Design fpgaminer_top, start of the top module:
module fpgaminer_top (clk, rst, midstate, data, mask, golden_nonce, golden_valid);
clock: 5.53 ns
lec_check: 0
abc_area: 1
cap_margin: 20
core_aspect_ratio: 0.7
core_margin: 2
core_utilization: 72
cts_cluster_diameter: 333
cts_cluster_size: 10
place_density: 0.36
setup_slack_margin: 1.66
slew_margin: 20
tns_end_percent: 5
run.sh (not shown) runs the stock make flow with config.mk's settings and CLKGATE_MAP_FILE=.
The first run aborted during global routing on GRT-0232.
Edit:
- ABC_AREA: 1 -> default
- CORE_ASPECT_RATIO: 0.7 -> default
- CORE_UTILIZATION: 72 -> 57
- CTS_CLUSTER_DIAMETER: 333 -> default
- CTS_CLUSTER_SIZE: 10 -> default
- PLACE_DENSITY: 0.36 -> default
- SETUP_SLACK_MARGIN: 1.66 -> default
- TNS_END_PERCENT: 5 -> default
- clock period: 5.53 -> 6.06 ns (I/O delays scaled with it)
- This time the run finished but failed the layout checks on negative setup slack
- synthesized area goes down by 2.8%
- synthesized cell count falls by 27%
- die size goes up by 23%
Edit:
- ABC_AREA: default -> 0
- CORE_ASPECT_RATIO: default -> 0.99
- CORE_UTILIZATION: 57 -> 68
- MAX_ROUTING_LAYER: default -> met4
- MIN_ROUTING_LAYER: default -> met1
- PLACE_DENSITY: default -> 0.61
- SETUP_SLACK_MARGIN: default -> 2.96
- SLEW_MARGIN: 20 -> 40
- clock period: 6.06 -> 9.97 ns (I/O delays scaled with it)
With this change the flow never finished: it broke off in global routing.
Synthesized cell count stays the same.
Die size is lower by 16%.
Area after synthesis stays the same.
Edit:
- ABC_AREA: 0 -> default
- CORE_ASPECT_RATIO: 0.99 -> default
- CORE_UTILIZATION: 68 -> 56
- MAX_ROUTING_LAYER: met4 -> default
- MIN_ROUTING_LAYER: met1 -> default
- PLACE_DENSITY: 0.61 -> default
- SETUP_SLACK_MARGIN: 2.96 -> default
- SLEW_MARGIN: 40 -> 20
- clock period: 9.97 -> 6.06 ns (I/O delays scaled with it)
The new run completed, yet does not pass: negative setup slack.
Die size increases by 21%.
Area after synthesis does not change.
Synthesized cell count does not change.
Edit:
- CELL_PAD_IN_SITES_GLOBAL_PLACEMENT: default -> 1
- CORE_ASPECT_RATIO: default -> 0.55
- CORE_UTILIZATION: 56 -> 65
- CTS_CLUSTER_DIAMETER: default -> 213
- MAX_ROUTING_LAYER: default -> met5
- MIN_ROUTING_LAYER: default -> met2
- PLACE_DENSITY: default -> 0.59
- TNS_END_PERCENT: default -> 75
- clock period: 6.06 -> 18.8 ns (I/O delays scaled with it)
With this change the flow did not get past global routing.
Die area came out lower by roughly a tenth.
Synthesized cell count stays the same.
Area after synthesis stays the same.

---

Starting RTL as in the previous note.
Settings: LEC_CHECK=0, CAP_MARGIN=20, CORE_MARGIN=2, CORE_UTILIZATION=45, PLACE_DENSITY=0.6, SLEW_MARGIN=20; clock period 10.9 ns.
Rerun with:
--- a/flow/config.mk
+++ b/flow/config.mk
@@ -10,2 +10,3 @@
-export CORE_UTILIZATION = 45
-export PLACE_DENSITY = 0.6
+export CORE_UTILIZATION = 68
+export MAX_ROUTING_LAYER = met4
+export SETUP_SLACK_MARGIN = 1.56
==> flow/constraint.sdc (replaced) <==
create_clock -name core_clock -period 6.06 [get_ports {clk}]
set_input_delay 1.2120 -clock core_clock [delete_from_list [all_inputs] [get_ports {clk}]]
set_output_delay 1.2120 -clock core_clock [all_outputs]
set_load 0.01 [all_outputs]
Outcome: The new run died in global routing (5_1_grt); area after synthesis is unchanged; die area fell by 34%; synthesized cell count stays the same.
Rerun with:
--- a/flow/config.mk
+++ b/flow/config.mk
@@ -10,3 +10,2 @@
-export CORE_UTILIZATION = 68
-export MAX_ROUTING_LAYER = met4
-export SETUP_SLACK_MARGIN = 1.56
+export CORE_UTILIZATION = 45
+export PLACE_DENSITY = 0.6
==> flow/constraint.sdc (replaced) <==
create_clock -name core_clock -period 12.0 [get_ports {clk}]
set_input_delay 2.4000 -clock core_clock [delete_from_list [all_inputs] [get_ports {clk}]]
set_output_delay 2.4000 -clock core_clock [all_outputs]
set_load 0.01 [all_outputs]
After rerunning:
- With this change the flow completed without violations
- synthesized area does not change
- die area climbs by 51%
- synthesized cell count does not change
Rerun with:
--- a/flow/config.mk
+++ b/flow/config.mk
@@ -7,0 +8 @@
+export ABC_AREA = 0
@@ -8,0 +10 @@
+export CORE_ASPECT_RATIO = 0.99
@@ -10,3 +12,5 @@
-export CORE_UTILIZATION = 45
-export PLACE_DENSITY = 0.6
-export SLEW_MARGIN = 20
+export CORE_UTILIZATION = 58
+export MAX_ROUTING_LAYER = met4
+export MIN_ROUTING_LAYER = met1
+export PLACE_DENSITY = 0.61
+export SLEW_MARGIN = 40
==> flow/constraint.sdc (replaced) <==
create_clock -name core_clock -period 9.97 [get_ports {clk}]
set_input_delay 1.9940 -clock core_clock [delete_from_list [all_inputs] [get_ports {clk}]]
set_output_delay 1.9940 -clock core_clock [all_outputs]
set_load 0.01 [all_outputs]
What happened: Final area stays flat. Core utilization goes up by 15 points. Global-route usage went up by 8.7 points. Count of clock-buffer cells in the layout drops by 25. Wire length fell by 4.0%. Non-clock buffer count climbs by 201. Synthesized cell count does not change. Clock skew went up by 0.023 ns.
